**flow/run.sh**
```bash
#!/bin/bash
# the make line also repeats each setting of config.mk as NAME=value (left out here)
make -C /OpenROAD-flow-scripts/flow DESIGN_CONFIG=/design/flow/config.mk WORK_HOME=/design/flow/orfs CLKGATE_MAP_FILE= finish
```
**flow/config.mk**
```make
export PLATFORM = sky130hd
export DESIGN_NAME = ahb
export DESIGN_NICKNAME = ahb
export VERILOG_FILES = /design/flow/design.v
export SDC_FILE = /design/flow/constraint.sdc
export NUM_CORES = 4
export LEC_CHECK = 0
export ABC_AREA = 1
export CAP_MARGIN = 20
export CORE_ASPECT_RATIO = 1.83
export CORE_MARGIN = 2
export CORE_UTILIZATION = 68
export CTS_CLUSTER_DIAMETER = 400
export CTS_CLUSTER_SIZE = 93
export PLACE_DENSITY = 0.36
export SETUP_SLACK_MARGIN = 0.82
export SLEW_MARGIN = 20
export TNS_END_PERCENT = 5
```
**flow/constraint.sdc**
```tcl
create_clock -name core_clock -period 2.75 [get_ports {hclk}]
set_input_delay 0.5500 -clock core_clock [delete_from_list [all_inputs] [get_ports {hclk}]]
set_output_delay 0.5500 -clock core_clock [all_outputs]
set_load 0.01 [all_outputs]
```
**flow/design.v**
```verilog
module ahb (
            hclk
           ,hresetn
           ,htrans
           ,haddr
           ,hwdata
           ,hready_in
           ,hsel
           ,hwrite
           ,hsize
           ,hresp
           ,hready_out
           ,hrdata
           ,frame_num    
           ,sample_in_frame
           ,com_2_ovl
           ,max_point_fft_core
           ,alpha
           ,quarter
           ,fft_num
           ,fft_stage_number
           ,mel_num
           ,cep_num
           ,trigger
           );
input hclk;                       
input hresetn;                    
input [1:0]htrans;
input [11:0]haddr;
input [31:0]hwdata;
input hready_in;
input hsel;
input hwrite;
input [2:0]hsize;
output [1:0]hresp;
output hready_out;
output [31:0]hrdata; 
output [31:0]frame_num;            
output [31:0]sample_in_frame;      
output [31:0]com_2_ovl;            
output [31:0]max_point_fft_core;   
output [31:0]alpha;                
output [31:0]quarter;              
output [31:0]fft_num;              
output [31:0]fft_stage_number;     
output [31:0]mel_num;              
output [31:0]cep_num;              
output trigger;                    
wire hclk;
wire hresetn;
wire [1:0]htrans;
wire [11:0]haddr;
wire [31:0]hwdata;
wire hready_in;
wire hsel;
wire hwrite;
wire [2:0]hsize;
wire [1:0]hresp;
wire hready_out;
reg [31:0]hrdata; 
reg [31:0]frame_num;
reg [31:0]sample_in_frame;
reg [31:0]com_2_ovl;
reg [31:0]max_point_fft_core;
reg [31:0]alpha;
reg [31:0]quarter;
reg [31:0]fft_num;
reg [31:0]fft_stage_number;
reg [31:0]mel_num;
reg [31:0]cep_num;
reg [31:0]trigger_reg;
wire trigger;
reg wr_frame_num_sel;          
reg wr_sample_in_frame_sel;
reg wr_com_2_ovl_sel;
reg wr_max_point_fft_core_sel;
reg wr_alpha_sel;
reg wr_quarter_sel;
reg wr_fft_num_sel;
reg wr_fft_stage_number_sel;
reg wr_mel_num_sel;
reg wr_cep_num_sel;
reg wr_trigger_sel;
wire rd_frame_num_sel;
wire rd_sample_in_frame_sel;
wire rd_com_2_ovl_sel;
wire rd_max_point_fft_core_sel;
wire rd_alpha_sel;
wire rd_quarter_sel;
wire rd_fft_num_sel;
wire rd_fft_stage_number_sel;
wire rd_mel_num_sel;
wire rd_cep_num_sel;
wire rd_trigger_sel;
wire [31:0]nxt_frame_num;
wire [31:0]nxt_sample_in_frame;
wire [31:0]nxt_com_2_ovl;
wire [31:0]nxt_max_point_fft_core;
wire [31:0]nxt_alpha;
wire [31:0]nxt_quarter;
wire [31:0]nxt_fft_num;
wire [31:0]nxt_fft_stage_number;
wire [31:0]nxt_mel_num;
wire [31:0]nxt_cep_num;
wire [31:0]nxt_trigger_reg;
reg [2:0]temp_hsize;
wire [10:0]rd_sel_reg;
reg [31:0]nxt_hrdata;
wire wr_en;
wire rd_en;
assign wr_en = htrans[1] & hready_in & hsel & hwrite;
assign rd_en = htrans[1] & hready_in & hsel & ~hwrite;
always @(posedge hclk or negedge hresetn) begin
  if (!hresetn) begin
    wr_frame_num_sel <= 1'b0; 
  end
  else begin
    if (wr_en && (haddr[11:0] == 12'h000)) begin      
      wr_frame_num_sel <= 1'b1;
    end
    else begin
      wr_frame_num_sel <= 1'b0;
    end        
  end        
end        
always @(posedge hclk or negedge hresetn) begin
  if (!hresetn) begin
    wr_sample_in_frame_sel <= 1'b0; 
  end
  else begin
    if (wr_en && (haddr[11:0] == 12'h001)) begin      
      wr_sample_in_frame_sel <= 1'b1;
    end
    else begin
      wr_sample_in_frame_sel <= 1'b0;
    end        
  end        
end        
always @(posedge hclk or negedge hresetn) begin
  if (!hresetn) begin
    wr_com_2_ovl_sel <= 1'b0; 
  end
  else begin
    if (wr_en && (haddr[11:0] == 12'h002)) begin      
      wr_com_2_ovl_sel <= 1'b1;
    end
    else begin
      wr_com_2_ovl_sel <= 1'b0;
    end        
  end        
end        
always @(posedge hclk or negedge hresetn) begin
  if (!hresetn) begin
    wr_max_point_fft_core_sel <= 1'b0; 
  end
  else begin
    if (wr_en && (haddr[11:0] == 12'h003)) begin      
      wr_max_point_fft_core_sel <= 1'b1;
    end
    else begin
      wr_max_point_fft_core_sel <= 1'b0;
    end        
  end        
end        
always @(posedge hclk or negedge hresetn) begin
  if (!hresetn) begin
    wr_alpha_sel <= 1'b0; 
  end
  else begin
    if (wr_en && (haddr[11:0] == 12'h004)) begin      
      wr_alpha_sel <= 1'b1;
    end
    else begin
      wr_alpha_sel <= 1'b0;
    end        
  end        
end        
always @(posedge hclk or negedge hresetn) begin
  if (!hresetn) begin
    wr_quarter_sel <= 1'b0; 
  end
  else begin
    if (wr_en && (haddr[11:0] == 12'h005)) begin      
      wr_quarter_sel <= 1'b1;
    end
    else begin
      wr_quarter_sel <= 1'b0;
    end        
  end        
end        
always @(posedge hclk or negedge hresetn) begin
  if (!hresetn) begin
    wr_fft_num_sel <= 1'b0; 
  end
  else begin
    if (wr_en && (haddr[11:0] == 12'h006)) begin      
      wr_fft_num_sel <= 1'b1;
    end
    else begin
      wr_fft_num_sel <= 1'b0;
    end        
  end        
end        
always @(posedge hclk or negedge hresetn) begin
  if (!hresetn) begin
    wr_fft_stage_number_sel <= 1'b0; 
  end
  else begin
    if (wr_en && (haddr[11:0] == 12'h007)) begin      
      wr_fft_stage_number_sel <= 1'b1;
    end
    else begin
      wr_fft_stage_number_sel <= 1'b0;
    end        
  end        
end        
always @(posedge hclk or negedge hresetn) begin
  if (!hresetn) begin
    wr_mel_num_sel <= 1'b0; 
  end
  else begin
    if (wr_en && (haddr[11:0] == 12'h008)) begin      
      wr_mel_num_sel <= 1'b1;
    end
    else begin
      wr_mel_num_sel <= 1'b0;
    end        
  end        
end        
always @(posedge hclk or negedge hresetn) begin
  if (!hresetn) begin
    wr_cep_num_sel <= 1'b0; 
  end
  else begin
    if (wr_en && (haddr[11:0] == 12'h009)) begin      
      wr_cep_num_sel <= 1'b1;
    end
    else begin
      wr_cep_num_sel <= 1'b0;
    end        
  end        
end        
always @(posedge hclk or negedge hresetn) begin
  if (!hresetn) begin
    wr_trigger_sel <= 1'b0; 
  end
  else begin
    if (wr_en && (haddr[11:0] == 12'h00a)) begin      
      wr_trigger_sel <= 1'b1;
    end
    else begin
      wr_trigger_sel <= 1'b0;
    end        
  end        
end        
assign rd_frame_num_sel =          (rd_en & (haddr[11:0] == 12'h000))? 1'b1:1'b0;
assign rd_sample_in_frame_sel =    (rd_en & (haddr[11:0] == 12'h001))? 1'b1:1'b0;
assign rd_com_2_ovl_sel =          (rd_en & (haddr[11:0] == 12'h002))? 1'b1:1'b0;
assign rd_max_point_fft_core_sel = (rd_en & (haddr[11:0] == 12'h003))? 1'b1:1'b0;
assign rd_alpha_sel =              (rd_en & (haddr[11:0] == 12'h004))? 1'b1:1'b0;
assign rd_quarter_sel =            (rd_en & (haddr[11:0] == 12'h005))? 1'b1:1'b0;
assign rd_fft_num_sel =            (rd_en & (haddr[11:0] == 12'h006))? 1'b1:1'b0;
assign rd_fft_stage_number_sel =   (rd_en & (haddr[11:0] == 12'h007))? 1'b1:1'b0;
assign rd_mel_num_sel =            (rd_en & (haddr[11:0] == 12'h008))? 1'b1:1'b0;
assign rd_cep_num_sel =            (rd_en & (haddr[11:0] == 12'h009))? 1'b1:1'b0;
assign rd_trigger_sel =            (rd_en & (haddr[11:0] == 12'h00a))? 1'b1:1'b0;
always @(posedge hclk or negedge hresetn) begin
  if (!hresetn) begin
    temp_hsize <= 3'b0; 
  end
  else begin
    temp_hsize <= hsize; 
  end
end        
assign nxt_frame_num =          (wr_frame_num_sel &          (temp_hsize == 2'h2))? hwdata[31:0]:frame_num;
assign nxt_sample_in_frame =    (wr_sample_in_frame_sel &    (temp_hsize == 2'h2))? hwdata[31:0]:sample_in_frame;
assign nxt_com_2_ovl =          (wr_com_2_ovl_sel &          (temp_hsize == 2'h2))? hwdata[31:0]:com_2_ovl;
assign nxt_max_point_fft_core = (wr_max_point_fft_core_sel & (temp_hsize == 2'h2))? hwdata[31:0]:max_point_fft_core;
assign nxt_alpha =              (wr_alpha_sel &              (temp_hsize == 2'h2))? hwdata[31:0]:alpha;
assign nxt_quarter =            (wr_quarter_sel &            (temp_hsize == 2'h2))? hwdata[31:0]:quarter;
assign nxt_fft_num =            (wr_fft_num_sel &            (temp_hsize == 2'h2))? hwdata[31:0]:fft_num;
assign nxt_fft_stage_number =   (wr_fft_stage_number_sel &   (temp_hsize == 2'h2))? hwdata[31:0]:fft_stage_number;
assign nxt_mel_num =            (wr_mel_num_sel &            (temp_hsize == 2'h2))? hwdata[31:0]:mel_num;
assign nxt_cep_num =            (wr_cep_num_sel &            (temp_hsize == 2'h2))? hwdata[31:0]:cep_num;
assign nxt_trigger_reg =        (wr_trigger_sel &            (temp_hsize == 2'h2))? {31'b0,hwdata[0]}:trigger_reg;
always @(posedge hclk or negedge hresetn) begin
  if (!hresetn) begin
    frame_num <= 32'b0; 
  end
  else begin
    frame_num <= nxt_frame_num;
  end        
end        
always @(posedge hclk or negedge hresetn) begin
  if (!hresetn) begin
    sample_in_frame <= 32'b0; 
  end
  else begin
    sample_in_frame <= nxt_sample_in_frame;
  end        
end        
always @(posedge hclk or negedge hresetn) begin
  if (!hresetn) begin
    com_2_ovl <= 32'b0; 
  end
  else begin
    com_2_ovl <= nxt_com_2_ovl;
  end        
end        
always @(posedge hclk or negedge hresetn) begin
  if (!hresetn) begin
    max_point_fft_core <= 32'b0; 
  end
  else begin
    max_point_fft_core <= nxt_max_point_fft_core;
  end        
end        
always @(posedge hclk or negedge hresetn) begin
  if (!hresetn) begin
    alpha <= 32'b0; 
  end
  else begin
    alpha <= nxt_alpha;
  end        
end        
always @(posedge hclk or negedge hresetn) begin
  if (!hresetn) begin
    quarter <= 32'b0; 
  end
  else begin
    quarter <= nxt_quarter;
  end        
end        
always @(posedge hclk or negedge hresetn) begin
  if (!hresetn) begin
    fft_num <= 32'b0; 
  end
  else begin
    fft_num <= nxt_fft_num;
  end        
end        
always @(posedge hclk or negedge hresetn) begin
  if (!hresetn) begin
    fft_stage_number <= 32'b0; 
  end
  else begin
    fft_stage_number <= nxt_fft_stage_number;
  end        
end        
always @(posedge hclk or negedge hresetn) begin
  if (!hresetn) begin
    mel_num <= 32'b0; 
  end
  else begin
    mel_num <= nxt_mel_num;
  end        
end        
always @(posedge hclk or negedge hresetn) begin
  if (!hresetn) begin
    cep_num <= 32'b0; 
  end
  else begin
    cep_num <= nxt_cep_num;
  end        
end        
always @(posedge hclk or negedge hresetn) begin
  if (!hresetn) begin
    trigger_reg <= 32'b0; 
  end
  else begin
    trigger_reg <= nxt_trigger_reg;
  end        
end        
assign trigger = trigger_reg[0];
assign rd_sel_reg = {rd_trigger_sel,rd_cep_num_sel,rd_mel_num_sel,rd_fft_stage_number_sel,rd_fft_num_sel,rd_quarter_sel,rd_alpha_sel,rd_max_point_fft_core_sel,rd_com_2_ovl_sel,rd_sample_in_frame_sel,rd_frame_num_sel}; 
always @(rd_sel_reg or nxt_frame_num or nxt_sample_in_frame or nxt_com_2_ovl or nxt_max_point_fft_core or nxt_alpha or nxt_quarter or nxt_fft_num or nxt_fft_stage_number or nxt_mel_num or nxt_cep_num or nxt_trigger_reg) begin
  case (rd_sel_reg)
    11'b000_0000_0001: nxt_hrdata = nxt_frame_num;
    11'b000_0000_0010: nxt_hrdata = nxt_sample_in_frame;
    11'b000_0000_0100: nxt_hrdata = nxt_com_2_ovl;
    11'b000_0000_1000: nxt_hrdata = nxt_max_point_fft_core;
    11'b000_0001_0000: nxt_hrdata = nxt_alpha;
    11'b000_0010_0000: nxt_hrdata = nxt_quarter;
    11'b000_0100_0000: nxt_hrdata = nxt_fft_num;
    11'b000_1000_0000: nxt_hrdata = nxt_fft_stage_number;
    11'b001_0000_0000: nxt_hrdata = nxt_mel_num;
    11'b010_0000_0000: nxt_hrdata = nxt_cep_num;
    11'b100_0000_0000: nxt_hrdata = {31'b0, nxt_trigger_reg[0]};
    default:           nxt_hrdata = 32'b0;
  endcase        
end        
always @(posedge hclk or negedge hresetn) begin
  if (!hresetn) begin
    hrdata <= 32'b0; 
  end
  else begin
    hrdata <= nxt_hrdata;
  end        
end        
assign hresp = 2'b0;
assign hready_out = 1'b1;
endmodule
```
==> out/metrics.cfg, run 1 <==
[logic_synthesis]
synth_area_um2=16360
ys_seq_share=0.5612
syn_avg_cell_area_um2=7.404
ys_sh_mux=0
yosys_cells=2210
most_common_cell=nand2_1
yosysUniqueCellTypes=19
xor_area_frac=0
netlist_top_cells_count=nand2_1 (1215), dfrtp_1 (367), nor2_1 (198)
simple_gate_share=0.3513
top_cells_by_area=dfrtp_1 (56%), nand2_1 (28%), nor2_1 (4.5%), inv_1 (3.5%), nand3_1 (2.2%)
yosys.area.top_type=dfrtp_1
synthAdderAreaFrac=0
synthAoiAreaFrac=0.01957
edf_count=0
top_logic_kind=simple AND/OR/NAND/NOR gates
ys.flop_type=dfrtp_1
async_reset_ff_frac=1.000
syn_inst=2210
top_area_frac=0.5612
ys_ff=367
synth_warnings=1
yosys_area_um2=16360

[clock_network]
root_buffer=clkbuf_16
cts_buffer_depth=3
cts.sinks=367
numCtsBuffers=7
h-tree-depth=1

[status]
firstError=[ERROR GRT-0232] Routing congestion too high. Check the congestion heatmap in the GUI.
outcome=did not finish
haltStage=global routing (5_1_grt)

[placed_design]
place_ws_ps=-107.9
io_buffers=405
place_congestion=1.038
dp_hpwl_mm=47.16

[floorplanning]
rows=76
die_w_um=118.7
ios=410
die_y_um=213.9
fp.dieArea_um2=25380
coreArea_um2=23580
floorplan.core_util=0.6939

[global_route]
grtUsageTotal=0.8523
gr-total-overflow=222

==> stage by stage <==
step / instances / cell area, µm²
4_1_cts: 2900 / 21860
3_5_place_dp: 2875 / 21050
3_3_place_gp: 2875 / 21050
2_1_floorplan: 2211 / 16370
==> per-layer routing <==
| layer | overflow | track usage |
|---|---|---|
| met2 | 107 | 0.9970 |
| met3 | 6 | 0.7237 |
| met4 | 107 | 0.9343 |
| met1 | 2 | 0.8163 |
| met5 | 0 | 0.3613 |
==> repair_timing <==
| item | 4_1_cts |
|---|---|
| hold buffers | 1 |
| gates cloned | 6 |
| setup buffers | 10 |
| pin swaps | 9 |
| resized | 108 |
| hold endpoints to repair | 72 |
| setup endpoints to repair | 487 |
==> run 2, diff against run 1 <==
- ABC_AREA: 1 -> default
- CELL_PAD_IN_SITES_GLOBAL_PLACEMENT: default -> 3
- CORE_ASPECT_RATIO: 1.83 -> 1.35
- CORE_MARGIN: 2 -> 5
- CORE_UTILIZATION: 68 -> 32
- CTS_CLUSTER_DIAMETER: 400 -> default
- CTS_CLUSTER_SIZE: 93 -> default
- GPL_ROUTABILITY_DRIVEN: default -> 0
- GPL_TIMING_DRIVEN: default -> 0
- HOLD_SLACK_MARGIN: default -> -0.05
- MAX_ROUTING_LAYER: default -> met4
- MIN_ROUTING_LAYER: default -> met2
- PLACE_DENSITY: 0.36 -> 0.84
- SETUP_SLACK_MARGIN: 0.82 -> 2.03
- TNS_END_PERCENT: 5 -> default
- clock period: 2.75 -> 10.0 ns (I/O delays scaled with it)
==> run 2 against run 1 <==
  * Area after synthesis fell by 3.1%
  * Now clean on timing, DRC and antenna
  * Synthesized cell count shrank 50%
  * Die area is 110% higher
==> out/metrics.cfg, run 2 <==
[routing]
dr.first_iter.drc_count=2244
first_pass_iters=5
vias_per_cell=7.257
ant_nets=0
route.detailed.drc=0
detail_route.wl_per_cell_um=33.10
via_count=15990
wirelength_mm=72.92

[worst_hold_path]
holdPathStages=1
min-delay-start=max_point_fft_core[11]
holdPathEnd=max_point_fft_core[11]
hold_class=reg -> reg

[logic_synthesis]
ys.flop_type=dfrtp_1
top_area_frac=0.5790
synth_area_um2=15860
ys_seq_share=0.5790
synth_warnings=1
top_cells_by_area=dfrtp_1 (58%), mux2_2 (19%), a22o_1 (4.6%), a2111o_1 (4.0%), and2_1 (2.0%)
xor_area_frac=0
syn_avg_cell_area_um2=14.42
yosys_area_um2=15860
top_logic_kind=multiplexers
synthAdderAreaFrac=0
netlist_top_cells_count=dfrtp_1 (367), mux2_2 (274), a22o_1 (83)
simple_gate_share=0.05821
yosys_cells=1100
most_common_cell=dfrtp_1
edf_count=0
yosysUniqueCellTypes=36
ys_ff=367
syn_inst=1100
yosys.area.top_type=dfrtp_1
async_reset_ff_frac=1.000
ys_sh_mux=0.2298
synthAoiAreaFrac=0.09449

[timing]
hold_violations=0
rsz0062_at_grt=false
finalClockSkew_ps=30.78
fin_crit_ps=5333
period_used_share=0.5333
tns_ps=0
tightest_slew_ps=1198
setup_viol=0
drv_slew=0
max_slew_margin=0.2014
fmax_mhz=187.5

[pwr]
p_comb_frac=0.028
p_per_area_nw_per_um2=142.0
power_clock_w=0.00157
switching_share=0.2286
vdd.ir_drop.worst_mv=0.1028
p_leak_nw=10.66
pwr-share-seq=0.472
power.switching_w=0.0007188
pg_seq_w=0.00149
p_clk_frac=0.499
power_leader=the clock network
p_int_w=0.002426
p_total_w=0.003145
comb_cell_power_w=0.0000893

[global_route]
grt-busiest-layer=met3
grt.met3_usage=0.5146
grtUsageTotal=0.4030
grt_first_pass_wirelength_mm=99.80
grt_use_met1=0
grt_pass1_vias=18600
use_met2=0.4863
grt_start_max_net_pins=94
gr-total-overflow=0
antenna_found_initial=0

[clock_network]
clkTransAtPathRegs_ps=60
clock_latency_ps=560
post-cts-setup-buffers=0
numCtsBuffers=40
cts.sinks=367
root_buffer=clkbuf_16
h-tree-depth=2
cts_buffer_depth=3
cts_resized=0
cts_tree=built
cts_hold_buffers=0

[status]
outcome=finished clean

[worst_setup_path]
required_ps=10500
worst_setup_path_end_kind=register
rrSetupSlack_ps=6080
crit_buf_inv=4
critPathArrivalTime_ps=5830
regToRegStartpoint=temp_hsize[1]
crit_top_cell=clkbuf_1
crit_end=hrdata[16]
worstRegToRegCells=8
crit_type=in -> reg
startpoint=haddr[9]
path_max_fanout=10
cp.depth=8
r2r_end=hrdata[8]
slowest_stage=clkbuf_1
critPathMaxStageDelay_ps=870
critPathLaunchType=primary input
path_cells=clkdlybuf4s50_1 > nor4_1 > clkbuf_1 > and4_1 > clkbuf_1 > clkbuf_1 > a2111o_1 > a2111o_1
crit_family=buffers and inverters

[cells_and_area]
fin_nets=1603
final_util=0.4525
synthToLayoutAreaGrowth_pct=39.56

[placed_design]
io_buffers=400
dp_hpwl_mm=49.18

[floorplanning]
die_w_um=201.6
coreArea_um2=48930
rows=94
floorplan.core_util=0.3242
ios=410
die_y_um=268.7
fp.dieArea_um2=54170

[run]
maxCapViolCount=0
warning_count=27

[run 2: layer usage]
layer / vias to the layer above / share of wire
met1: 5402 / 0
met4: 0 / 0.071
li1: 4922 / -
met5: - / 0
met3: 430 / 0.42
met2: 5234 / 0.51
[run 2: layout make-up]
cell class	instances	area, µm²
timing repair buffer	406	4141
antenna	5	12.51
sequential	367	9184
buffer	93	515.5
tap	624	780.7
multi-input combinational	615	6080
clock buffer	57	1166
clock inverter	10	160.2
fill	4491	26790
inverter	26	97.59
[run 2: per-stage QoR]
step,instances,instance area (µm²),hold slack (ps),worst slack [ps]
final,2203,22140,519.6,4667
after global routing,2198,22130,537.9,4531
after CTS,2196,22100,519.0,4550
after detailed placement,2129,20770,499.1,4012
after global placement,2125,20650,486.0,-9544
after floorplan,1101,15870,541.6,6073
==> run 3, diff against run 2 <==
- CELL_PAD_IN_SITES_GLOBAL_PLACEMENT: 3 -> default
- CORE_ASPECT_RATIO: 1.35 -> default
- CORE_MARGIN: 5 -> 2
- CORE_UTILIZATION: 32 -> 66
- CTS_CLUSTER_DIAMETER: default -> 29
- GPL_ROUTABILITY_DRIVEN: 0 -> default
- GPL_TIMING_DRIVEN: 0 -> default
- HOLD_SLACK_MARGIN: -0.05 -> default
- MAX_ROUTING_LAYER: met4 -> default
- MIN_ROUTING_LAYER: met2 -> default
- PLACE_DENSITY: 0.84 -> default
- SETUP_SLACK_MARGIN: 2.03 -> -0.45
- clock period: 10.0 -> 6.62 ns (I/O delays scaled with it)
==> run 3 against run 2 <==
  * Still clean on timing, DRC and antenna
  * Count of clock-buffer cells in the layout increased by 38
  * Sequential share of layout area decreased by 0.54 points
  * Combinational power increased by 44%
  * Total power increased by 94%
  * Non-clock buffer count decreased by 73
  * Critical path depth decreased by 2
  * Register-to-register slack got worse by 3300 ps
  * Clock power increased by 140%
  * Synthesized cell count unchanged
  * Largest cell class unchanged
  * Largest power group unchanged
  * Highest routed layer unchanged
==> out/metrics.cfg, run 3 <==
[logic_synthesis]
yosysUniqueCellTypes=36
ys.flop_type=dfrtp_1
syn_avg_cell_area_um2=14.42
synthAoiAreaFrac=0.09449
yosys_area_um2=15860
syn_inst=1100
edf_count=0
synth_area_um2=15860
async_reset_ff_frac=1.000
netlist_top_cells_count=dfrtp_1 (367), mux2_2 (274), a22o_1 (83)
xor_area_frac=0
ys_ff=367
ys_sh_mux=0.2298
simple_gate_share=0.05821
top_area_frac=0.5790
top_cells_by_area=dfrtp_1 (58%), mux2_2 (19%), a22o_1 (4.6%), a2111o_1 (4.0%), and2_1 (2.0%)
most_common_cell=dfrtp_1
yosys.area.top_type=dfrtp_1
synth_warnings=1
ys_seq_share=0.5790
top_logic_kind=multiplexers
synthAdderAreaFrac=0
yosys_cells=1100

[routing]
detail_route.wl_per_cell_um=40.34
dr.first_iter.drc_count=2230
vias_per_cell=7.784
wirelength_mm=75.89
route.detailed.drc=0
via_count=14640
first_pass_iters=8
ant_nets=0

[placed_design]
place_congestion=0.8802
place_inst=1753
io_buffers=405
dp_hpwl_mm=33.31
place_ws_ps=2476

[worst_setup_path]
critPathLaunchType=primary input
crit_family=simple AND/OR/NAND/NOR gates
path_cells=clkdlybuf4s50_1 > nor4bb_1 > and4_2 > a22o_1 > a2111o_1 > a2111o_1
rrSetupSlack_ps=2830
cp.depth=6
worstRegToRegCells=6
crit_top_cell=a2111o_1
critPathArrivalTime_ps=4660
critPathMaxStageDelay_ps=1040
crit_end=hrdata[15]
r2r_end=hrdata[14]
crit_buf_inv=1
path_max_fanout=31
slowest_stage=and4_2
crit_type=in -> reg
regToRegStartpoint=temp_hsize[1]
startpoint=haddr[1]
required_ps=7110
worst_setup_path_end_kind=register

[floorplanning]
die_w_um=159.0
die_y_um=159.0
fp.dieArea_um2=25290
rows=56
coreArea_um2=23540
ios=410
floorplan.core_util=0.6738

[cells_and_area]
final_util=0.9527
nFillCells=508
synthToLayoutAreaGrowth_pct=41.39
fin_nets=1560
final_cells=1881

[timing]
max_slew_margin=0.2201
tns_ps=0
period_used_share=0.6294
rsz0062_at_grt=false
finalClockSkew_ps=27.73
fin_crit_ps=4167
setup_ws_ps=2453
tightest_slew_ps=1170
hold_violations=0
drv_slew=0
setup_viol=0
fmax_mhz=240.0

[worst_hold_path]
holdPathStages=1
min-delay-start=max_point_fft_core[22]
holdPathEnd=max_point_fft_core[22]
hold_class=reg -> reg

[global_route]
antenna_found_initial=3
grt_pass1_vias=14720
grtUsageTotal=0.5360
grt_start_max_net_pins=166
gr-total-overflow=0
grt_first_pass_wirelength_mm=99.79

[clock_network]
post-cts-setup-buffers=0
cts.sinks=367
cts_buffer_depth=3
cts_resized=0
numCtsBuffers=70
clkTransAtPathRegs_ps=50
cts_tree=built
root_buffer=clkbuf_16
cts_hold_buffers=0
clock_latency_ps=570
h-tree-depth=3

[status]
outcome=finished clean

[pwr]
p_int_w=0.004703
p_per_area_nw_per_um2=272.6
power.switching_w=0.001411
pwr-share-seq=0.368
pg_seq_w=0.00225
p_total_w=0.006114
switching_share=0.2308
power_leader=the clock network
p_leak_nw=10.89
vdd.ir_drop.worst_mv=0.2729
p_comb_frac=0.021
p_clk_frac=0.611
comb_cell_power_w=0.000129
power_clock_w=0.00373

[run]
maxCapViolCount=0
warning_count=32

-- run 3: cell type report --
| class | count | area, µm² | area share |
|---|---|---|---|
| diodes | 1 | 2.502 | 0.0001116 |
| inverters | 26 | 97.59 | 0.004351 |
| well taps | 319 | 399.1 | 0.01780 |
| clock inverters | 32 | 396.6 | 0.01768 |
| multi-input cells | 615 | 6098 | 0.2719 |
| clock buffers | 95 | 2018 | 0.08998 |
| flip-flops and latches | 367 | 9184 | 0.4095 |
| repair buffers | 426 | 4233 | 0.1887 |
-- run 3: routing by layer --
layer,track usage,wire length [µm],part of all wire
met3,0.1959,11460,0.15
met1,0.5995,22730,0.30
met2,0.8312,32390,0.43
met5,0,0,0
met4,0.4306,9304,0.12
-- run 3: per-stage QoR --
stage               area, µm²  hold slack (ps)
CTS                     22420            525.2
detailed placement      20010            498.0
floorplan               15870            541.6
global placement        20010            487.9
global route            22430            540.7
finish                  22430            526.9
==> run 4, diff against run 3 <==
- CAP_MARGIN: 20 -> 0
- CORE_UTILIZATION: 66 -> 70
- CTS_CLUSTER_DIAMETER: 29 -> 363
- CTS_CLUSTER_SIZE: default -> 32
- HOLD_SLACK_MARGIN: default -> -0.09
- SETUP_SLACK_MARGIN: -0.45 -> -0.25
- clock period: 6.62 -> 2.47 ns (I/O delays scaled with it)
==> run 4 against run 3 <==
  * The flow now stops in clock tree synthesis (4_1_cts)
  * Synthesized cell count is the same
  * Die area shrank 5.6%
  * Area after synthesis is the same
==> out/metrics.cfg, run 4 <==
[logic_synthesis]
ys_ff=367
async_reset_ff_frac=1.000
syn_avg_cell_area_um2=14.42
netlist_top_cells_count=dfrtp_1 (367), mux2_2 (274), a22o_1 (83)
yosys_cells=1100
xor_area_frac=0
yosys_area_um2=15860
yosysUniqueCellTypes=36
most_common_cell=dfrtp_1
edf_count=0
ys.flop_type=dfrtp_1
ys_sh_mux=0.2298
syn_inst=1100
top_area_frac=0.5790
synth_warnings=1
top_cells_by_area=dfrtp_1 (58%), mux2_2 (19%), a22o_1 (4.6%), a2111o_1 (4.0%), and2_1 (2.0%)
simple_gate_share=0.05821
yosys.area.top_type=dfrtp_1
synth_area_um2=15860
top_logic_kind=multiplexers
synthAdderAreaFrac=0
ys_seq_share=0.5790
synthAoiAreaFrac=0.09449

[floorplanning]
fp.dieArea_um2=23880
floorplan.core_util=0.7071
ios=410
die_y_um=154.5
rows=55
die_w_um=154.5
coreArea_um2=22430

[status]
outcome=did not finish
haltStage=clock tree synthesis (4_1_cts)
firstError=[ERROR DPL-0033] detailed placement checks failed during check placement.

[placed_design]
dp_hpwl_mm=44.01
io_buffers=405
place_congestion=0.9662
place_ws_ps=-612.4

## run 4: through the flow
stage / hold WS (ps) / cell area, µm² / util / instances
after detailed placement: 501.2 / 21310 / 0.9500 / 1854
after floorplan: 198.4 / 15870 / - / 1101
after global placement: 490.0 / 21310 / 0.9500 / 1854
==> run 5, diff against run 4 <==
- CAP_MARGIN: 0 -> 20
- CELL_PAD_IN_SITES_DETAIL_PLACEMENT: default -> 2
- CELL_PAD_IN_SITES_GLOBAL_PLACEMENT: default -> 3
- CORE_ASPECT_RATIO: default -> 1.69
- CORE_UTILIZATION: 70 -> 71
- CTS_CLUSTER_DIAMETER: 363 -> default
- CTS_CLUSTER_SIZE: 32 -> 51
- GPL_TIMING_DRIVEN: default -> 0
- HOLD_SLACK_MARGIN: -0.09 -> 0.25
- MIN_ROUTING_LAYER: default -> met2
- PLACE_DENSITY_LB_ADDON: default -> 0.17
- SETUP_SLACK_MARGIN: -0.25 -> default
- SLEW_MARGIN: 20 -> 30
- clock period: 2.47 -> 3.26 ns (I/O delays scaled with it)
==> run 5 against run 4 <==
  * The run fails in global placement without I/O (3_1_place_gp_skip_io)
  * Synthesized cell count unchanged
  * Area after synthesis stayed put
  * Die area is 1.2% lower
==> out/metrics.cfg, run 5 <==
[status]
outcome=did not finish
haltStage=global placement without I/O (3_1_place_gp_skip_io)
firstError=[ERROR FLW-0024] Place density exceeds 1.0 (current PLACE_DENSITY_LB_ADDON =  0.17). Please check if the value of  PLACE_DENSITY_LB_ADDON is between 0 and 0.99.

[floorplanning]
rows=71
die_y_um=198.3
fp.dieArea_um2=23600
floorplan.core_util=0.7171
die_w_um=119.0
coreArea_um2=22120

[logic_synthesis]
synth_area_um2=15860
netlist_top_cells_count=dfrtp_1 (367), mux2_2 (274), a22o_1 (83)
top_area_frac=0.5790
async_reset_ff_frac=1.000
synth_warnings=1
ys.flop_type=dfrtp_1
syn_inst=1100
synthAoiAreaFrac=0.09449
ys_sh_mux=0.2298
top_cells_by_area=dfrtp_1 (58%), mux2_2 (19%), a22o_1 (4.6%), a2111o_1 (4.0%), and2_1 (2.0%)
xor_area_frac=0
ys_ff=367
top_logic_kind=multiplexers
yosysUniqueCellTypes=36
yosys_cells=1100
simple_gate_share=0.05821
syn_avg_cell_area_um2=14.42
edf_count=0
yosys.area.top_type=dfrtp_1
most_common_cell=dfrtp_1
synthAdderAreaFrac=0
yosys_area_um2=15860
ys_seq_share=0.5790

==> run 6, diff against run 5 <==
- ABC_AREA: default -> 0
- CELL_PAD_IN_SITES_DETAIL_PLACEMENT: 2 -> 0
- CELL_PAD_IN_SITES_GLOBAL_PLACEMENT: 3 -> default
- CORE_ASPECT_RATIO: 1.69 -> default
- CORE_UTILIZATION: 71 -> 70
- CTS_CLUSTER_DIAMETER: default -> 28
- CTS_CLUSTER_SIZE: 51 -> 68
- GPL_TIMING_DRIVEN: 0 -> default
- HOLD_SLACK_MARGIN: 0.25 -> -0.08
- MAX_ROUTING_LAYER: default -> met4
- MIN_ROUTING_LAYER: met2 -> default
- PLACE_DENSITY_LB_ADDON: 0.17 -> 0.02
- SETUP_SLACK_MARGIN: default -> 0.77
- SLEW_MARGIN: 30 -> 20
- TNS_END_PERCENT: default -> 80
- clock period: 3.26 -> 2.73 ns (I/O delays scaled with it)
==> run 6 against run 5 <==
  * The flow stops in clock tree synthesis (4_1_cts)
  * Die area increased by 1.2%
  * Area after synthesis unchanged
  * Synthesized cell count unchanged
==> out/metrics.cfg, run 6 <==
[floorplanning]
coreArea_um2=22430
ios=410
fp.dieArea_um2=23880
die_w_um=154.5
floorplan.core_util=0.7071
rows=55
die_y_um=154.5

[logic_synthesis]
synth_warnings=1
ys_ff=367
netlist_top_cells_count=dfrtp_1 (367), mux2_2 (274), a22o_1 (83)
yosys_area_um2=15860
yosysUniqueCellTypes=36
yosys.area.top_type=dfrtp_1
syn_inst=1100
synthAoiAreaFrac=0.09449
top_cells_by_area=dfrtp_1 (58%), mux2_2 (19%), a22o_1 (4.6%), a2111o_1 (4.0%), and2_1 (2.0%)
ys_sh_mux=0.2298
most_common_cell=dfrtp_1
syn_avg_cell_area_um2=14.42
edf_count=0
ys_seq_share=0.5790
ys.flop_type=dfrtp_1
async_reset_ff_frac=1.000
top_area_frac=0.5790
synthAdderAreaFrac=0
simple_gate_share=0.05821
synth_area_um2=15860
top_logic_kind=multiplexers
yosys_cells=1100
xor_area_frac=0

[placed_design]
dp_hpwl_mm=42.71
place_congestion=0.9466
place_ws_ps=-265.5
place_inst=1811
io_buffers=405

[status]
outcome=did not finish
firstError=[ERROR DPL-0038] Utilization greater than 100%, impossible to legalize
haltStage=clock tree synthesis (4_1_cts)

## run 6: through the flow
| stage | setup TNS [ps] | instance area [µm²] | util | total power, W |
|---|---|---|---|---|
| floorplan | 0 | 16240 | - | 0.005598 |
| global placement | -2757 | 21180 | 0.9441 | 0.005865 |
| detailed placement | -5339 | 21180 | 0.9441 | 0.005882 |
==> run 7, diff against run 6 <==
- ABC_AREA: 0 -> 1
- CELL_PAD_IN_SITES_DETAIL_PLACEMENT: 0 -> default
- CORE_UTILIZATION: 70 -> 67
- CTS_CLUSTER_DIAMETER: 28 -> default
- CTS_CLUSTER_SIZE: 68 -> 36
- GPL_ROUTABILITY_DRIVEN: default -> 0
- HOLD_SLACK_MARGIN: -0.08 -> 0.29
- MAX_ROUTING_LAYER: met4 -> default
- PLACE_DENSITY_LB_ADDON: 0.02 -> default
- SETUP_SLACK_MARGIN: 0.77 -> 0.71
- TNS_END_PERCENT: 80 -> default
- clock period: 2.73 -> 2.47 ns (I/O delays scaled with it)
==> run 7 against run 6 <==
  * The run fails in global routing (5_1_grt)
  * Synthesized cell count increased by 100%
  * Die area rose by 7.6%
  * Area after synthesis grew 3.2%
==> out/metrics.cfg, run 7 <==
[floorplanning]
floorplan.core_util=0.6768
rows=57
ios=410
die_w_um=160.3
coreArea_um2=24180
fp.dieArea_um2=25690
die_y_um=160.3

[logic_synthesis]
top_cells_by_area=dfrtp_1 (56%), nand2_1 (28%), nor2_1 (4.5%), inv_1 (3.5%), nand3_1 (2.2%)
syn_inst=2210
most_common_cell=nand2_1
synth_area_um2=16360
top_logic_kind=simple AND/OR/NAND/NOR gates
xor_area_frac=0
ys_seq_share=0.5612
simple_gate_share=0.3513
ys_ff=367
yosys_area_um2=16360
yosys.area.top_type=dfrtp_1
yosys_cells=2210
synth_warnings=1
synthAoiAreaFrac=0.01957
top_area_frac=0.5612
ys.flop_type=dfrtp_1
yosysUniqueCellTypes=19
syn_avg_cell_area_um2=7.404
netlist_top_cells_count=nand2_1 (1215), dfrtp_1 (367), nor2_1 (198)
edf_count=0
ys_sh_mux=0
async_reset_ff_frac=1.000
synthAdderAreaFrac=0

[clock_network]
root_buffer=clkbuf_16
numCtsBuffers=37
cts_buffer_depth=3
cts.sinks=367
h-tree-depth=2

[placed_design]
dp_hpwl_mm=43.51
place_ws_ps=-61.27
io_buffers=405
dpl-instance-area_um2=21220

[global_route]
gr-total-overflow=24
grtUsageTotal=0.8538

[status]
haltStage=global routing (5_1_grt)
firstError=[ERROR GRT-0116] Global routing finished with congestion. Check the congestion regions in the DRC Viewer.
outcome=did not finish

-- run 7: layer usage --
layer,overflow,track usage
met3,0,0.7618
met5,0,0.2936
met1,0,0.8367
met4,11,0.9099
met2,13,0.9734
-- run 7: repair_timing --
| item | CTS |
|---|---|
| setup endpoints to repair | 465 |
| pin swaps | 73 |
| gates resized | 600 |
| buffers inserted | 33 |
| endpoints found under the hold margin | 64 |
| gates cloned | 22 |
| hold buffers | 1 |
-- run 7: metrics by stage --
step           instances  hold WS, ps
4_1_cts             3010        413.4
3_3_place_gp        2887        476.8
3_5_place_dp        2887        488.6
2_1_floorplan       2211        198.4
==> run 8, diff against run 7 <==
- ABC_AREA: 1 -> default
- CAP_MARGIN: 20 -> 30
- CELL_PAD_IN_SITES_GLOBAL_PLACEMENT: default -> 0
- CORE_MARGIN: 2 -> 4
- CORE_UTILIZATION: 67 -> 42
- CTS_CLUSTER_SIZE: 36 -> 43
- GPL_ROUTABILITY_DRIVEN: 0 -> default
- HOLD_SLACK_MARGIN: 0.29 -> default
- MAX_ROUTING_LAYER: default -> met4
- SETUP_SLACK_MARGIN: 0.71 -> default
- TNS_END_PERCENT: default -> 100
- clock period: 2.47 -> 4.81 ns (I/O delays scaled with it)
==> run 8 against run 7 <==
  * Now clean on timing, DRC and antenna
  * Area after synthesis decreased by 3.1%
  * Die area increased by 59%
  * Synthesized cell count decreased by 50%
==> out/metrics.cfg, run 8 <==
[status]
outcome=finished clean

[logic_synthesis]
yosys_cells=1100
top_logic_kind=multiplexers
syn_inst=1100
yosys.area.top_type=dfrtp_1
most_common_cell=dfrtp_1
simple_gate_share=0.05821
top_cells_by_area=dfrtp_1 (58%), mux2_2 (19%), a22o_1 (4.6%), a2111o_1 (4.0%), and2_1 (2.0%)
yosys_area_um2=15860
synthAdderAreaFrac=0
synthAoiAreaFrac=0.09449
ys_ff=367
synth_warnings=1
async_reset_ff_frac=1.000
yosysUniqueCellTypes=36
ys_seq_share=0.5790
xor_area_frac=0
synth_area_um2=15860
syn_avg_cell_area_um2=14.42
ys_sh_mux=0.2298
ys.flop_type=dfrtp_1
top_area_frac=0.5790
netlist_top_cells_count=dfrtp_1 (367), mux2_2 (274), a22o_1 (83)
edf_count=0

[pwr]
p_clk_frac=0.481
switching_share=0.2178
power_leader=sequential cells
pg_seq_w=0.00309
p_per_area_nw_per_um2=289.5
vdd.ir_drop.worst_mv=0.2417
power.switching_w=0.001368
p_leak_nw=10.43
pwr-share-seq=0.492
power_clock_w=0.00302
comb_cell_power_w=0.000169
p_int_w=0.004914
p_comb_frac=0.027

[worst_setup_path]
critPathArrivalTime_ps=3770
path_max_fanout=28
r2r_end=hrdata[16]
regToRegStartpoint=temp_hsize[2]
critPathMaxStageDelay_ps=790
required_ps=5210
rrSetupSlack_ps=1590
crit_end=hrdata[12]
crit_top_cell=a2111o_1
slowest_stage=clkdlybuf4s50_1
crit_buf_inv=1
worstRegToRegCells=6
path_cells=clkdlybuf4s50_1 > and4b_1 > and4_2 > a22o_1 > a2111o_1 > a2111o_1
crit_type=in -> reg
startpoint=haddr[3]
critPathLaunchType=primary input
crit_family=AND-OR/OR-AND gates
worst_setup_path_end_kind=register
cp.depth=6

[cells_and_area]
nFillCells=3096
synthToLayoutAreaGrowth_pct=36.80
seq_area_um2=9184
comb_area_um2=6105
fin_nets=1542
final_util=0.5871

[routing]
dr.first_iter.drc_count=584
ant_nets=0
vias_per_cell=5.622
detail_route.wl_per_cell_um=27.84
diodes=0
via_count=11360
wirelength_mm=56.26
route.detailed.drc=0
first_pass_iters=4

[timing]
period_used_share=0.7020
max_slew_margin=0.2937
hold_violations=0
rsz0062_at_grt=false
fin_crit_ps=3377
drv_slew=0
finalClockSkew_ps=14.69
setup_viol=0
fmax_mhz=296.2
tightest_slew_ps=1059
tns_ps=0

[floorplanning]
rows=70
die_w_um=202.3
fp.dieArea_um2=40940
die_y_um=202.3
floorplan.core_util=0.4292
ios=410
coreArea_um2=36960

[clock_network]
cts_hold_buffers=0
cts_tree=built
root_buffer=clkbuf_16
numCtsBuffers=41
cts_buffer_depth=3
cts.sinks=367
h-tree-depth=2
clock_latency_ps=530
clkTransAtPathRegs_ps=60
post-cts-setup-buffers=0
cts_resized=0

[global_route]
antenna_found_initial=0
grt_first_pass_wirelength_mm=82.21
gr-total-overflow=0
grt_pass1_vias=12170
grtUsageTotal=0.2749
grt_start_max_net_pins=90

[placed_design]
dp_hpwl_mm=37.77
io_buffers=405
place_congestion=0.8190

[worst_hold_path]
hold_class=in -> async

[run]
warning_count=27
maxCapViolCount=0

## run 8: layout make-up
class	count	area share
flip-flops and latches	367	0.4232
multi-input cells	615	0.2813
repair buffers	437	0.2023
clock buffers	62	0.05703
well taps	504	0.02906
inverters	26	0.004497
clock inverters	10	0.002595
## run 8: layer usage
metal / vias up / global-route usage / part of all wire
met2: 448 / 0.4301 / 0.47
met1: 5942 / 0.3556 / 0.43
met4: 0 / 0.07468 / 0.028
li1: 4886 / - / -
met5: - / - / 0
met3: 87 / 0.07637 / 0.077
## run 8: through the flow
step                hold slack (ps)  total power, W  area (µm²)  setup WS, ps  cells
global placement              490.9        0.003320       20310         995.6   1945
floorplan                     541.6        0.003175       15870          1921   1101
CTS                           475.5        0.006338       21700          1502   2021
detailed placement            493.8        0.003322       20410         956.2   1949
finish                        426.6        0.006283       21700          1433   2021
global route                  491.7        0.006485       21700          1429   2021
==> run 9, diff against run 8 <==
- CAP_MARGIN: 30 -> 20
- CELL_PAD_IN_SITES_GLOBAL_PLACEMENT: 0 -> default
- CORE_MARGIN: 4 -> 2
- CORE_UTILIZATION: 42 -> 68
- CTS_CLUSTER_SIZE: 43 -> 36
- HOLD_SLACK_MARGIN: default -> 0.28
- MAX_ROUTING_LAYER: met4 -> default
- TNS_END_PERCENT: 100 -> default
- clock period: 4.81 -> 2.57 ns (I/O delays scaled with it)
==> run 9 against run 8 <==
  * Synthesized cell count did not move
  * Die area fell by 40%
  * The run now fails in clock tree synthesis (4_1_cts)
  * Area after synthesis did not move
==> out/metrics.cfg, run 9 <==
[logic_synthesis]
synthAdderAreaFrac=0
yosysUniqueCellTypes=36
yosys.area.top_type=dfrtp_1
simple_gate_share=0.05821
ys_seq_share=0.5790
xor_area_frac=0
syn_inst=1100
ys_ff=367
top_logic_kind=multiplexers
most_common_cell=dfrtp_1
async_reset_ff_frac=1.000
yosys_area_um2=15860
ys_sh_mux=0.2298
syn_avg_cell_area_um2=14.42
yosys_cells=1100
synth_area_um2=15860
edf_count=0
top_area_frac=0.5790
synthAoiAreaFrac=0.09449
synth_warnings=1
ys.flop_type=dfrtp_1
netlist_top_cells_count=dfrtp_1 (367), mux2_2 (274), a22o_1 (83)
top_cells_by_area=dfrtp_1 (58%), mux2_2 (19%), a22o_1 (4.6%), a2111o_1 (4.0%), and2_1 (2.0%)

[floorplanning]
rows=55
ios=410
die_y_um=156.7
fp.dieArea_um2=24570
die_w_um=156.7
floorplan.core_util=0.6964
coreArea_um2=22780

[status]
outcome=did not finish
firstError=[ERROR DPL-0038] Utilization greater than 100%, impossible to legalize
haltStage=clock tree synthesis (4_1_cts)

[placed_design]
place_congestion=0.9791
io_buffers=405
dp_hpwl_mm=43.03
place_ws_ps=-477.4

==> run 9: metrics by stage <==
stage	instance area (µm²)	std cells	total power, W
2_1_floorplan	15870	1101	0.005943
3_3_place_gp	21210	1872	0.006260
3_5_place_dp	21210	1872	0.006280
==> run 10, diff against run 9 <==
- CORE_UTILIZATION: 68 -> 71
- CTS_CLUSTER_DIAMETER: default -> 218
- CTS_CLUSTER_SIZE: 36 -> default
- HOLD_SLACK_MARGIN: 0.28 -> default
- clock period: 2.57 -> 6.49 ns (I/O delays scaled with it)
==> run 10 against run 9 <==
  * The flow again stops in clock tree synthesis (4_1_cts)
  * Synthesized cell count unchanged
  * Area after synthesis unchanged
  * Die area decreased by 4.1%
==> out/metrics.cfg, run 10 <==
[status]
outcome=did not finish
haltStage=clock tree synthesis (4_1_cts)
firstError=[ERROR DPL-0033] detailed placement checks failed during check placement.

[logic_synthesis]
ys_sh_mux=0.2298
synth_area_um2=15860
simple_gate_share=0.05821
top_cells_by_area=dfrtp_1 (58%), mux2_2 (19%), a22o_1 (4.6%), a2111o_1 (4.0%), and2_1 (2.0%)
yosys_cells=1100
syn_avg_cell_area_um2=14.42
top_logic_kind=multiplexers
synthAdderAreaFrac=0
netlist_top_cells_count=dfrtp_1 (367), mux2_2 (274), a22o_1 (83)
yosys_area_um2=15860
edf_count=0
yosys.area.top_type=dfrtp_1
async_reset_ff_frac=1.000
synth_warnings=1
most_common_cell=dfrtp_1
synthAoiAreaFrac=0.09449
ys_ff=367
yosysUniqueCellTypes=36
syn_inst=1100
ys_seq_share=0.5790
ys.flop_type=dfrtp_1
top_area_frac=0.5790
xor_area_frac=0

[placed_design]
place_congestion=0.9041
dp_hpwl_mm=37.54
io_buffers=405
place_inst=1717

[floorplanning]
rows=54
ios=410
floorplan.core_util=0.7246
die_w_um=153.5
fp.dieArea_um2=23550
die_y_um=153.5
coreArea_um2=21890

-- run 10: stage by stage --
step | setup slack (ps) | total power (W) | area [µm²] | hold WS [ps]
after floorplan | 3265 | 0.002353 | 15870 | 541.6
after global placement | 2283 | 0.002451 | 19980 | 487.5
after detailed placement | 2155 | 0.002456 | 19980 | 509.6
==> run 11, diff against run 10 <==
- CELL_PAD_IN_SITES_GLOBAL_PLACEMENT: default -> 3
- CORE_ASPECT_RATIO: default -> 1.35
- CORE_MARGIN: 2 -> 5
- CORE_UTILIZATION: 71 -> 40
- CTS_CLUSTER_DIAMETER: 218 -> default
- GPL_TIMING_DRIVEN: default -> 0
- HOLD_SLACK_MARGIN: default -> -0.05
- MAX_ROUTING_LAYER: default -> met5
- MIN_ROUTING_LAYER: default -> met1
- PLACE_DENSITY: default -> 0.84
- SETUP_SLACK_MARGIN: default -> 2.03
- clock period: 6.49 -> 10.0 ns (I/O delays scaled with it)
==> run 11 against run 10 <==
  * The run now finishes clean
  * Die area is 86% higher
  * Synthesized cell count stayed put
  * Area after synthesis stayed put
==> out/metrics.cfg, run 11 <==
[worst_setup_path]
crit_type=in -> reg
critPathMaxStageDelay_ps=790
startpoint=hsel
worst_setup_path_end_kind=register
crit_top_cell=clkbuf_1
crit_family=buffers and inverters
slowest_stage=clkbuf_1
critPathLaunchType=primary input
worstRegToRegCells=9
r2r_end=hrdata[1]
path_cells=clkdlybuf4s50_1 > and4b_1 > clkbuf_1 > clkbuf_1 > and4_1 > clkbuf_1 > clkbuf_1 > a221oi_1 > nand2_1
required_ps=10480
path_max_fanout=10
regToRegStartpoint=temp_hsize[1]
crit_buf_inv=5
rrSetupSlack_ps=6260
crit_end=hrdata[1]
critPathArrivalTime_ps=5690
cp.depth=9

[global_route]
grt_first_pass_wirelength_mm=91.51
gr-total-overflow=0
antenna_found_initial=1
grt_start_max_net_pins=96
grtUsageTotal=0.2883
grt_pass1_vias=12530

[floorplanning]
floorplan.core_util=0.4057
coreArea_um2=39100
die_w_um=181.4
rows=84
die_y_um=241.4
ios=410
fp.dieArea_um2=43780

[logic_synthesis]
synthAdderAreaFrac=0
synthAoiAreaFrac=0.09449
netlist_top_cells_count=dfrtp_1 (367), mux2_2 (274), a22o_1 (83)
yosys.area.top_type=dfrtp_1
async_reset_ff_frac=1.000
syn_inst=1100
yosys_cells=1100
xor_area_frac=0
simple_gate_share=0.05821
top_cells_by_area=dfrtp_1 (58%), mux2_2 (19%), a22o_1 (4.6%), a2111o_1 (4.0%), and2_1 (2.0%)
synth_warnings=1
ys_ff=367
ys.flop_type=dfrtp_1
yosysUniqueCellTypes=36
edf_count=0
syn_avg_cell_area_um2=14.42
top_area_frac=0.5790
ys_sh_mux=0.2298
top_logic_kind=multiplexers
yosys_area_um2=15860
most_common_cell=dfrtp_1
synth_area_um2=15860
ys_seq_share=0.5790

[placed_design]
place_inst=2021
place_congestion=0.8168
place_ws_ps=4259
io_buffers=400
dp_hpwl_mm=46.48

[routing]
top_layer=met4
met2WireLength_mm=32.80
vias_per_cell=5.536
route.detailed.drc=0
dr.first_iter.drc_count=516
first_pass_iters=5
wirelength_mm=64.70
ant_nets=0
detail_route.wl_per_cell_um=30.99
wl_met1_mm=25.27
via_count=11560
wl_met3_mm=3.843

[pwr]
vdd.ir_drop.worst_mv=0.09457
switching_share=0.2173
p_clk_frac=0.472
p_leak_nw=10.59
p_int_w=0.002330
p_per_area_nw_per_um2=136.2
power_leader=sequential cells
power.switching_w=0.0006467
pg_seq_w=0.00149
pwr-share-seq=0.499
comb_cell_power_w=0.0000858
p_comb_frac=0.029
power_clock_w=0.00140

[timing]
period_used_share=0.5213
fin_crit_ps=5213
rsz0062_at_grt=false
setup_viol=0
hold_violations=0
setup_ws_ps=4787
tightest_slew_ps=1204
finalClockSkew_ps=10.77
hold_ws_ps=514.3
fmax_mhz=191.8
drv_slew=0
max_slew_margin=0.1976

[clock_network]
root_buffer=clkbuf_16
cts_tree=built
clock_latency_ps=540
h-tree-depth=2
clkTransAtPathRegs_ps=60
post-cts-setup-buffers=0
cts_buffer_depth=3
cts.sinks=367
cts_hold_buffers=0
numCtsBuffers=38
cts_resized=0

[cells_and_area]
fin_nets=1600
synthToLayoutAreaGrowth_pct=37.80
nFillCells=3375
comb_area_um2=6080
seq_area_um2=9184
final_cells=2088
final_util=0.5591

[run]
maxCapViolCount=0
warning_count=28

[worst_hold_path]
holdPathStages=2
hold_class=reg -> reg
min-delay-start=fft_stage_number[1]
holdPathEnd=fft_stage_number[1]

[status]
outcome=finished clean

[run 11: area by class of cell]
| class | count | area share |
|---|---|---|
| Antenna cell | 1 | 0.0001145 |
| Buffer | 93 | 0.02330 |
| Clock buffer | 58 | 0.05260 |
| Clock inverter | 7 | 0.002748 |
| Inverter | 26 | 0.004465 |
| Multi-Input combinational cell | 615 | 0.2781 |
| Sequential cell | 367 | 0.4201 |
| Tap cell | 516 | 0.02954 |
| Timing Repair Buffer | 405 | 0.1890 |
[run 11: per-layer routing]
layer	GRT usage	vias up
met5	0	-
met3	0.06533	110
met4	0.1053	0
li1	-	4985
met1	0.3415	6043
met2	0.5159	421
[run 11: stage by stage]
stage / setup TNS (ps) / area [µm²] / power [W]
floorplan: 0 / 15870 / 0.001527
global placement: -3475430 / 20520 / 0.001597
detailed placement: 0 / 20630 / 0.001601
CTS: 0 / 21840 / 0.002999
global route: 0 / 21860 / 0.003063
finish: 0 / 21860 / 0.002976
==> run 12, diff against run 11 <==
- CELL_PAD_IN_SITES_GLOBAL_PLACEMENT: 3 -> default
- CORE_ASPECT_RATIO: 1.35 -> default
- CORE_MARGIN: 5 -> 2
- HOLD_SLACK_MARGIN: -0.05 -> default
- MAX_ROUTING_LAYER: met5 -> default
- PLACE_DENSITY: 0.84 -> default
- PLACE_DENSITY_LB_ADDON: default -> 0.16
==> run 12 against run 11 <==
  * Still clean on timing, DRC and antenna
  * Count of clock-buffer cells in the layout increased by 9
  * Area after synthesis unchanged
  * Setup slack got worse by 240 ps
  * Hold slack improved by 3.1 ps
  * Critical endpoint is now hrdata[6]
  * Largest power group is now the clock network
  * Highest routed layer unchanged
==> out/metrics.cfg, run 12 <==
[clock_network]
root_buffer=clkbuf_16
cts.sinks=367
cts_tree=built
numCtsBuffers=41
cts_hold_buffers=0
cts_buffer_depth=3
h-tree-depth=2
clock_latency_ps=530
post-cts-setup-buffers=0
cts_resized=0
clkTransAtPathRegs_ps=60

[cells_and_area]
nFillCells=3331
final_cells=2101
synthToLayoutAreaGrowth_pct=38.68
fin_nets=1603
final_util=0.5653

[logic_synthesis]
top_cells_by_area=dfrtp_1 (58%), mux2_2 (19%), a22o_1 (4.6%), a2111o_1 (4.0%), and2_1 (2.0%)
synth_warnings=1
xor_area_frac=0
syn_inst=1100
yosys_area_um2=15860
top_logic_kind=multiplexers
syn_avg_cell_area_um2=14.42
ys.flop_type=dfrtp_1
top_area_frac=0.5790
most_common_cell=dfrtp_1
netlist_top_cells_count=dfrtp_1 (367), mux2_2 (274), a22o_1 (83)
ys_ff=367
ys_seq_share=0.5790
yosys_cells=1100
synthAoiAreaFrac=0.09449
simple_gate_share=0.05821
synth_area_um2=15860
edf_count=0
synthAdderAreaFrac=0
ys_sh_mux=0.2298
yosys.area.top_type=dfrtp_1
async_reset_ff_frac=1.000
yosysUniqueCellTypes=36

[worst_hold_path]
min-delay-start=com_2_ovl[1]
holdPathEnd=com_2_ovl[1]
holdPathStages=2
hold_class=reg -> reg

[worst_setup_path]
cp.depth=9
critPathMaxStageDelay_ps=850
rrSetupSlack_ps=6170
crit_buf_inv=4
worstRegToRegCells=8
path_max_fanout=10
path_cells=clkdlybuf4s50_1 > nor4_1 > and4_1 > clkbuf_1 > buf_2 > buf_1 > a22o_1 > a2111oi_0 > nand2_1
startpoint=haddr[8]
worst_setup_path_end_kind=register
critPathArrivalTime_ps=5910
regToRegStartpoint=temp_hsize[1]
crit_end=hrdata[6]
slowest_stage=buf_1
r2r_end=hrdata[9]
required_ps=10460
crit_family=buffers and inverters
critPathLaunchType=primary input
crit_type=in -> reg

[routing]
dr.first_iter.drc_count=711
detail_route.wl_per_cell_um=30.29
via_count=11850
first_pass_iters=5
ant_nets=0
vias_per_cell=5.640
route.detailed.drc=0
wirelength_mm=63.63

[placed_design]
dp_hpwl_mm=43.60
place_congestion=0.8369
io_buffers=400
place_inst=2024

[floorplanning]
coreArea_um2=38920
floorplan.core_util=0.4076
ios=410
rows=72
die_y_um=203.1
die_w_um=203.1
fp.dieArea_um2=41270

[global_route]
grtUsageTotal=0.3046
gr-total-overflow=0
grt_start_max_net_pins=95
antenna_found_initial=2
grt_pass1_vias=12230
grt_first_pass_wirelength_mm=89.17

[timing]
finalClockSkew_ps=8.683
setup_viol=0
drv_slew=0
fmax_mhz=183.5
fin_crit_ps=5449
max_slew_margin=0.1941
tightest_slew_ps=1209
hold_ws_ps=517.5
hold_violations=0
rsz0062_at_grt=false
period_used_share=0.5449
tns_ps=0

[pwr]
vdd.ir_drop.worst_mv=0.09468
pg_seq_w=0.00149
p_clk_frac=0.491
comb_cell_power_w=0.0000864
p_leak_nw=10.64
p_per_area_nw_per_um2=140.5
p_comb_frac=0.028
power_leader=the clock network
power.switching_w=0.0006744
p_total_w=0.003091
pwr-share-seq=0.481
p_int_w=0.002417
power_clock_w=0.00152
switching_share=0.2182

[run]
maxCapViolCount=0
warning_count=27

[status]
outcome=finished clean

-- run 12: final cells by class --
| cell class | count | area, µm² | share of cell area |
|---|---|---|---|
| Inverter | 26 | 97.59 | 0.004436 |
| Antenna cell | 2 | 5.005 | 0.0002275 |
| Sequential cell | 367 | 9184 | 0.4175 |
| Clock buffer | 67 | 1246 | 0.05665 |
| Multi-Input combinational cell | 615 | 6080 | 0.2764 |
| Buffer | 93 | 508.0 | 0.02309 |
| Tap cell | 518 | 648.1 | 0.02946 |
| Clock inverter | 8 | 96.34 | 0.004379 |
| Timing Repair Buffer | 405 | 4134 | 0.1879 |
-- run 12: per-stage QoR --
| step | setup slack [ps] | instance area, µm² |
|---|---|---|
| floorplan | 6073 | 15870 |
| global placement | -9489 | 20520 |
| detailed placement | 4089 | 20650 |
| CTS | 4644 | 21990 |
| global route | 4536 | 21990 |
| finish | 4551 | 22000 |
-- run 12: per-layer routing --
metal,GRT usage,share of wire,up-vias
li1,-,-,4998
met1,0.4004,0.41,6205
met2,0.4863,0.47,548
met3,0.09124,0.091,98
met4,0.09463,0.029,0
met5,0,0,-
==> run 13, diff against run 12 <==
- CORE_UTILIZATION: 40 -> 13
- GPL_TIMING_DRIVEN: 0 -> default
- MIN_ROUTING_LAYER: met1 -> default
- PLACE_DENSITY_LB_ADDON: 0.16 -> default
- SETUP_SLACK_MARGIN: 2.03 -> default
- clock period: 10.0 -> 11.0 ns (I/O delays scaled with it)
==> run 13 against run 12 <==
  * Still clean
  * Sequential share of layout area shrank 2.4 points
  * Synthesized cell count stayed put
  * Count of clock-buffer cells in the layout shrank 1
  * Wire length up 16%
  * Global-route usage decreased by 19 points
  * Combinational power shrank about 10%
  * Area after synthesis stayed put
  * Via count is 3.5% lower
  * Clock skew grew 24 ps
  * Hold slack worse by 4.2 ps
==> out/metrics.cfg, run 13 <==
[logic_synthesis]
yosys_cells=1100
simple_gate_share=0.05821
ys_seq_share=0.5790
most_common_cell=dfrtp_1
yosys_area_um2=15860
top_area_frac=0.5790
syn_inst=1100
netlist_top_cells_count=dfrtp_1 (367), mux2_2 (274), a22o_1 (83)
edf_count=0
yosys.area.top_type=dfrtp_1
top_cells_by_area=dfrtp_1 (58%), mux2_2 (19%), a22o_1 (4.6%), a2111o_1 (4.0%), and2_1 (2.0%)
synth_warnings=1
xor_area_frac=0
synth_area_um2=15860
ys.flop_type=dfrtp_1
top_logic_kind=multiplexers
yosysUniqueCellTypes=36
ys_sh_mux=0.2298
syn_avg_cell_area_um2=14.42
async_reset_ff_frac=1.000
synthAdderAreaFrac=0
ys_ff=367
synthAoiAreaFrac=0.09449

[clock_network]
cts_tree=built
cts_buffer_depth=3
clkTransAtPathRegs_ps=60
cts_resized=0
cts.sinks=367
post-cts-setup-buffers=0
h-tree-depth=2
clock_latency_ps=610
cts_hold_buffers=0
root_buffer=clkbuf_16
numCtsBuffers=46

[worst_setup_path]
path_max_fanout=19
crit_top_cell=a2111o_1
critPathLaunchType=primary input
crit_family=simple AND/OR/NAND/NOR gates
startpoint=htrans[1]
regToRegStartpoint=temp_hsize[2]
critPathArrivalTime_ps=5400
slowest_stage=and4_2
worst_setup_path_end_kind=register
cp.depth=7
critPathMaxStageDelay_ps=860
rrSetupSlack_ps=7610
r2r_end=hrdata[10]
crit_type=in -> reg
worstRegToRegCells=6
path_cells=clkdlybuf4s50_1 > and4b_1 > and4_2 > buf_4 > a22o_1 > a2111o_1 > a2111o_1
crit_buf_inv=2
required_ps=11550
crit_end=hrdata[13]

[pwr]
comb_cell_power_w=0.0000775
vdd.ir_drop.worst_mv=0.09991
power.switching_w=0.0007035
p_per_area_nw_per_um2=130.2
p_clk_frac=0.529
switching_share=0.2317
power_clock_w=0.00161
pg_seq_w=0.00135
p_int_w=0.002332
p_comb_frac=0.026
power_leader=the clock network
pwr-share-seq=0.446
p_leak_nw=10.51

[global_route]
gr-total-overflow=0
grtUsageTotal=0.1152
antenna_found_initial=9
grt_pass1_vias=12270
grt_first_pass_wirelength_mm=101.1
grt_start_max_net_pins=136

[floorplanning]
die_w_um=353.3
floorplan.core_util=0.1307
die_y_um=353.3
ios=410
coreArea_um2=121400
fp.dieArea_um2=124800
rows=128

[timing]
fin_crit_ps=4846
finalClockSkew_ps=32.53
fmax_mhz=206.3
setup_viol=0
tightest_slew_ps=1104
tns_ps=0
max_slew_margin=0.2638
drv_slew=0
rsz0062_at_grt=false
hold_violations=0
period_used_share=0.4406

[routing]
dr.first_iter.drc_count=606
via_count=11440
first_pass_iters=5
vias_per_cell=3.636
wirelength_mm=73.66
route.detailed.drc=0
detail_route.wl_per_cell_um=23.42
ant_nets=0

[placed_design]
io_buffers=405
place_congestion=0.7706
place_inst=3060
dp_hpwl_mm=50.62

[status]
outcome=finished clean

[worst_hold_path]
hold_class=reg -> reg
holdPathStages=2
holdPathEnd=fft_stage_number[2]
min-delay-start=fft_stage_number[2]

[cells_and_area]
synthToLayoutAreaGrowth_pct=46.97
seq_area_um2=9184
comb_area_um2=6142
fin_nets=1537
final_cells=3146
nFillCells=13250

[run]
maxCapViolCount=0
warning_count=36

==> run 13: metrics by stage <==
| stage | utilization | total power, W | worst slack [ps] | hold WS (ps) | area (µm²) |
|---|---|---|---|---|---|
| 3_3_place_gp | 0.1788 | 0.001457 | 5569 | 496.8 | 21710 |
| 4_1_cts | 0.1920 | 0.003088 | 6208 | 517.4 | 23310 |
| 2_1_floorplan | - | 0.001388 | 6873 | 541.6 | 15870 |
| 5_1_grt | 0.1920 | 0.003147 | 6097 | 538.0 | 23310 |
| 6_report | 0.1920 | 0.003036 | 6154 | 513.3 | 23310 |
| 3_5_place_dp | 0.1788 | 0.001457 | 5541 | 497.7 | 21710 |
==> run 13: final cells by class <==
class	count	share of cell area
inverters	26	0.004186
clock inverters	19	0.01063
clock buffers	66	0.05823
repair buffers	427	0.1823
diodes	1	0.0001073
well taps	1625	0.08721
flip-flops and latches	367	0.3939
multi-input cells	615	0.2635
==> run 13: routing by layer <==
layer  part of all wire  global-route usage  vias up
met2               0.45              0.1816      523
met5            0.00014                   0        -
met3              0.083             0.03990      116
met4              0.030             0.03685        2
li1                   -                   -     4869
met1               0.43              0.1468     5928
Power is estimated from default activity; no workload was simulated.
